==> inputs of job 7213 <==
==> flow/design.v (excerpt) <==
module ted
(
	input         clk,				 
	input         reset,
	input  [15:0] addr_in,
	output [15:0] addr_out,
	input   [7:0] data_in,
	output  [7:0] data_out,
	input         rw,
	output        cpuclk,			 
	output  [6:0] color,				 
	output        csync,
	output reg    hsync,
	output reg    vsync,
	output reg    hblank,
	output reg    vblank_out,
	input         wide,
	output        ce_pix,
	output        irq,
	output        ba,
	output reg    cs_io,
	output reg    cs_ram,
	output reg    cs0,
	output reg    cs1,
	output reg    aec,
	output  [4:0] snd,
	output        pal,
	input   [7:0] k,
	input   [1:0] tvmode,
	output        cpuenable			 
);
Settings: LEC_CHECK=0, CAP_MARGIN=0, CORE_ASPECT_RATIO=0.67, CORE_MARGIN=2, CORE_UTILIZATION=72, CTS_CLUSTER_DIAMETER=29, GPL_TIMING_DRIVEN=1, MAX_ROUTING_LAYER=met5, PLACE_DENSITY=0.66, SETUP_SLACK_MARGIN=0.41, SLEW_MARGIN=20, TNS_END_PERCENT=25; clock period 3.34 ns.
run.sh (not shown) runs the stock make flow with config.mk's settings and CLKGATE_MAP_FILE=.
==> job 6414 (differences from job 7213) <==
Settings changed: CAP_MARGIN 0 to 20, CORE_ASPECT_RATIO 0.67 to default, CTS_CLUSTER_DIAMETER 29 to 354, CTS_CLUSTER_SIZE from default to 22, GPL_TIMING_DRIVEN 1 to default, MAX_ROUTING_LAYER met5 to default, PLACE_DENSITY 0.66 to default, PLACE_DENSITY_LB_ADDON from default to 0.0, SETUP_SLACK_MARGIN 0.41 to default, TNS_END_PERCENT 25 to default.
==> flow/constraint.sdc (replaced) <==
create_clock -name core_clock -period 6.13 [get_ports {clk}]
set_input_delay 1.2260 -clock core_clock [delete_from_list [all_inputs] [get_ports {clk}]]
set_output_delay 1.2260 -clock core_clock [all_outputs]
set_load 0.01 [all_outputs]
==> job 9517 (differences from job 7213) <==
Settings changed: CORE_ASPECT_RATIO 0.67 to 0.88, CTS_CLUSTER_SIZE from default to 43, HOLD_SLACK_MARGIN from default to 0.27, PLACE_DENSITY 0.66 to default, PLACE_DENSITY_LB_ADDON from default to 0.01, SETUP_SLACK_MARGIN 0.41 to 0.91, TNS_END_PERCENT 25 to 20.
==> flow/constraint.sdc (replaced) <==
create_clock -name core_clock -period 3.41 [get_ports {clk}]
set_input_delay 0.6820 -clock core_clock [delete_from_list [all_inputs] [get_ports {clk}]]
set_output_delay 0.6820 -clock core_clock [all_outputs]
set_load 0.01 [all_outputs]
==> results <==
Job 9517 never finished: it broke off in global routing (5_1_grt). Job 7213 completed without violations. Job 6414 completed with no timing, DRC or antenna violations. Synthesized area is the same in job 7213 and job 9517. Between job 7213 and job 6414, the lower combinational power is in job 6414 (gap about 120%, measured against job 6414). Die size, lowest first: job 6414, job 9517, job 7213. Of job 6414 and job 7213, job 7213 has the higher total power (gap 61%, measured against job 7213). Of job 6414 and job 7213, job 6414 has the higher hold slack (gap 0.079 ns). The clock power of job 7213 is 4.0 times that of job 6414. In job 7213 the setup slack is lower than in job 6414, by 1.6 ns. Of job 6414 and job 7213, job 7213 has the higher final area (gap 9.6%, measured against job 7213). In synthesized cell count, job 6414 and job 9517 do not differ.


==> 07-17: inputs <==
Starting RTL as in the previous note.
make LEC_CHECK=0 CAP_MARGIN=15 CORE_ASPECT_RATIO=1.16 CORE_MARGIN=2 CORE_UTILIZATION=72 CTS_CLUSTER_DIAMETER=395 GPL_TIMING_DRIVEN=1 MAX_ROUTING_LAYER=met5 PLACE_DENSITY=0.66 SETUP_SLACK_MARGIN=0.41 SLEW_MARGIN=20 TNS_END_PERCENT=25 finish   # period 3.34 ns
==> inputs of 11-05, as changes to 07-17 <==
==> flow/config.mk (replaced) <==
export PLATFORM = sky130hd
export DESIGN_NAME = ted
export DESIGN_NICKNAME = ted
export VERILOG_FILES = /design/flow/design.v
export SDC_FILE = /design/flow/constraint.sdc
export NUM_CORES = 4
export LEC_CHECK = 0
export CAP_MARGIN = 20
export CORE_MARGIN = 2
export CORE_UTILIZATION = 72
export CTS_CLUSTER_DIAMETER = 358
export CTS_CLUSTER_SIZE = 22
export PLACE_DENSITY_LB_ADDON = 0.0
export SLEW_MARGIN = 20
==> flow/constraint.sdc (replaced) <==
create_clock -name core_clock -period 6.13 [get_ports {clk}]
set_input_delay 1.2260 -clock core_clock [delete_from_list [all_inputs] [get_ports {clk}]]
set_output_delay 1.2260 -clock core_clock [all_outputs]
set_load 0.01 [all_outputs]
==> results.txt <==
Implementation numbers.

- met2 track demand over resource after global routing is 0.626.
- The flow reports power dissipated in the clock network as between 4 and 5 mW.
- The endpoint required time on the critical path is roughly 4.9 ns.
- The placement-stage worst setup slack is 1.26 ns.
- The flow ran to the end and the layout has no timing, DRC or antenna violations.
- The count of routing violations after the opening detailed-route iteration is roughly 6k.
That was 11-05.
==> results.txt <==
Implementation numbers.

- The run finished with no timing, DRC or antenna violations.
- The routing usage on met2 is 0.719.
- The tally of max-capacitance violations is 0.
- The power report lists the combinational group at 0.889 mW.
- The average via count per standard cell is around 6.7.
- Data on the critical path is required at its endpoint by ~2.7 ns.
- Clock network power for this build is 13.1 mW.
- The placement-stage worst setup slack is -0.133 ns.
- The share of the Yosys chip area taken by registers is 0.464.
That was 07-17.


==> inputs of run E <==
Starting RTL as in the previous note.
clock: 3.31 ns
lec_check: 0
abc_area: 1
cap_margin: 40
core_aspect_ratio: 0.7
core_margin: 2
core_utilization: 72
cts_cluster_diameter: 365
cts_cluster_size: 11
hold_slack_margin: 0.29
place_density: 0.39
setup_slack_margin: 0.99
slew_margin: 40
tns_end_percent: 5
==> run G: changes against run E <==
CAP_MARGIN = 20   (was 40)
CORE_ASPECT_RATIO = 1.5   (was 0.7)
CORE_MARGIN = 3   (was 2)
CORE_UTILIZATION = 37   (was 72)
CTS_CLUSTER_DIAMETER = default   (was 365)
CTS_CLUSTER_SIZE = 73   (was 11)
HOLD_SLACK_MARGIN = default   (was 0.29)
MAX_ROUTING_LAYER = met4   (was default)
PLACE_DENSITY = default   (was 0.39)
SETUP_SLACK_MARGIN = default   (was 0.99)
SLEW_MARGIN = 20   (was 40)
TNS_END_PERCENT = default   (was 5)
==> flow/constraint.sdc (replaced) <==
create_clock -name core_clock -period 10.0 [get_ports {clk}]
set_input_delay 2.0000 -clock core_clock [delete_from_list [all_inputs] [get_ports {clk}]]
set_output_delay 2.0000 -clock core_clock [all_outputs]
set_load 0.01 [all_outputs]
==> results.txt <==
yosys + openroad results -> status finished clean, Worst VDD drop 0.624 mV, die width 323 um, critical path data required time 2650 ps, Internal 21.0 mW, post-route met1 wirelength 70,000 um, worst r2r dst waitingattr[3], Final Non-Filler Cells 8,242, buffers outside the clock class 380, Stages on worst setup path 10, placed cell count 8,014, Worst-Margin Slew 891 ps, Net count, final 7,347, clk pwr 11.9 mW, met3 Use GR 0.199, tool warning count 67, Worst Path Buf+Inv 3, Hold Path Origin addr_in[9], Core Util, Final 0.834, Placeable Area 70,100 um2, Clock buf/inv share 0.0536
# the run above: run E

==> results.txt <==
yosys + openroad results -> status finished clean, die width 310 um, Worst Path Buf+Inv 2, Internal 7.45 mW, Final Non-Filler Cells 8,907, Net count, final 7,106, worst r2r dst shiftcount[3], Worst VDD drop 0.143 mV, placed cell count 8,678, tool warning count 77, Core Util, Final 0.419, Placeable Area 137,000 um2, post-route met1 wirelength 73,000 um, critical path data required time 8000 ps, Clock buf/inv share 0.0700, Hold Path Origin resetCnt3Irq, met3 Use GR 0.0440
# the run above: run G



==> sierra: inputs <==
Starting RTL as in the previous note.
## ted
module ted
(
	input         clk,				 
	input         reset,
	input  [15:0] addr_in,
	output [15:0] addr_out,
	input   [7:0] data_in,
	output  [7:0] data_out,
	input         rw,
	output        cpuclk,			 
	output  [6:0] color,				 
	output        csync,
	output reg    hsync,
	output reg    vsync,
	output reg    hblank,
	output reg    vblank_out,
	input         wide,
	output        ce_pix,
	output        irq,
	output        ba,
	output reg    cs_io,
	output reg    cs_ram,
	output reg    cs0,
	output reg    cs1,
	output reg    aec,
	output  [4:0] snd,
	output        pal,
	input   [7:0] k,
	input   [1:0] tvmode,
	output        cpuenable			 
);
parameter TIMER1LO=6'h00;
parameter TIMER1HI=6'h01;
parameter TIMER2LO=6'h02;
parameter TIMER2HI=6'h03;
parameter TIMER3LO=6'h04;
parameter TIMER3HI=6'h05;
parameter CONTROL1=6'h06;
parameter CONTROL2=6'h07;
parameter KEYLATCH=6'h08;
parameter IRQ		=6'h09;
parameter IRQEN	=6'h0A;
parameter RASTER	=6'h0B;
parameter CURPOSHI=6'h0C;
parameter CURPOSLO=6'h0D;
parameter CH1FREQLO=6'h0E;
parameter CH2FREQLO=6'h0F;
parameter CH2FREQHI=6'h10;
parameter SOUNDCTRL=6'h11;
parameter BMAPBASE=6'h12;
parameter CHARBASE=6'h13;
parameter VIDEOBASE=6'h14;
parameter BGCOLOR0=6'h15;
parameter BGCOLOR1=6'h16;
parameter BGCOLOR2=6'h17;
parameter BGCOLOR3=6'h18;
parameter EXCOLOR=6'h19;
parameter CHARPOSRELOADHI=6'h1A;
parameter CHARPOSRELOADLO=6'h1B;
parameter VSCANPOSHI=6'h1C;
parameter VSCANPOSLO=6'h1D;
parameter HSCANPOS=6'h1E;
parameter FLASH_VERTSUB=6'h1F;
parameter ROMEN=6'h3E;
parameter RAMEN=6'h3F;
localparam IDLE=3'b000,THALT1=3'b001,THALT2=3'b010,THALT3=3'b011,TDMA=3'b100;
reg [2:0] dma_state,dma_nextstate;			 
  ...
clock: 6.9 ns
lec_check: 0
abc_area: 1
cap_margin: 25
cell_pad_in_sites_detail_placement: 2
core_aspect_ratio: 0.63
core_margin: 8
core_utilization: 42
cts_cluster_diameter: 110
cts_cluster_size: 87
gpl_timing_driven: 1
hold_slack_margin: 0.13
max_routing_layer: met5
min_routing_layer: met2
place_density: 0.75
setup_slack_margin: 2.03
slew_margin: 20
tns_end_percent: 20
==> umber (differences from sierra) <==
==> flow/config.mk (replaced) <==
export PLATFORM = sky130hd
export DESIGN_NAME = ted
export DESIGN_NICKNAME = ted
export VERILOG_FILES = /design/flow/design.v
export SDC_FILE = /design/flow/constraint.sdc
export NUM_CORES = 4
export LEC_CHECK = 0
export CAP_MARGIN = 20
export CORE_MARGIN = 2
export CORE_UTILIZATION = 40
export SLEW_MARGIN = 20
==> flow/constraint.sdc (replaced) <==
create_clock -name core_clock -period 3.5 [get_ports {clk}]
set_input_delay 0.7000 -clock core_clock [delete_from_list [all_inputs] [get_ports {clk}]]
set_output_delay 0.7000 -clock core_clock [all_outputs]
set_load 0.01 [all_outputs]
==> summary of the runs <==
In sierra the area after synthesis is lower than in umber, by about 0.27%.
sierra died in 3_5_place_dp. umber went through all stages and came out clean.
Of umber and sierra, sierra has the higher die size (gap about 1.8%, measured against sierra).
Of umber and sierra, sierra has the higher synthesized cell count (gap 8.0%, measured against sierra).
==> figures <==
| metric | umber | sierra |
|---|---|---|
| Floorplan die height | 362.6 um | 293.4 um |
| Chip Width | 362.6 um | 456.4 um |
| Basic-gate share of the synthesized area counting and, or, nand and nor cells | 0.2508 | 0.2543 |
| Most numerous cell in the Yosys netlist | nand2_1 | nor2_1 |
| Area reported by Yosys stat | 51450 sq um | 51310 sq um |
| Cell count in the Yosys report | 6580 | 7150 |
| Multiplexer area fraction after synthesis | 0.03667 | 0 |
| Sequential-to-total area share from yosys stat | 0.4642 | 0.4655 |
| Outcome | timing/DRC/antenna clean | aborted with a tool error |
| Stage where the flow stopped | - | 3_5_place_dp |
| Top cell area share | 0.4642 | 0.4655 |
| Placement row count | 131 | 101 |
| Core Box Area | 127500 sq um | 120800 sq um |
| Starting utilization of the core area | 0.4034 | 0.4247 |
| Cell count after synthesis | 6580 | 7150 |
| Global placer's final weighted congestion | 1.030 | 1.310 |
| Post-synthesis net count | 6655 | 7225 |
| Adder and majority gate portion of the synthesized area | 0.009144 | 0.009169 |
| Syn_area_per_cell | 7.819 sq um | 7.176 sq um |
| Compound-cell area share of the yosys netlist | 0.1757 | 0.1851 |
| Summed instance area of the synthesized netlist | 51450 sq um | 51310 sq um |
| XORs/XNORs by Area | 0.02111 | 0.01485 |
| Cell Type Count | 97 | 66 |
No activity file was given, so power comes from the tool's default toggle rates.
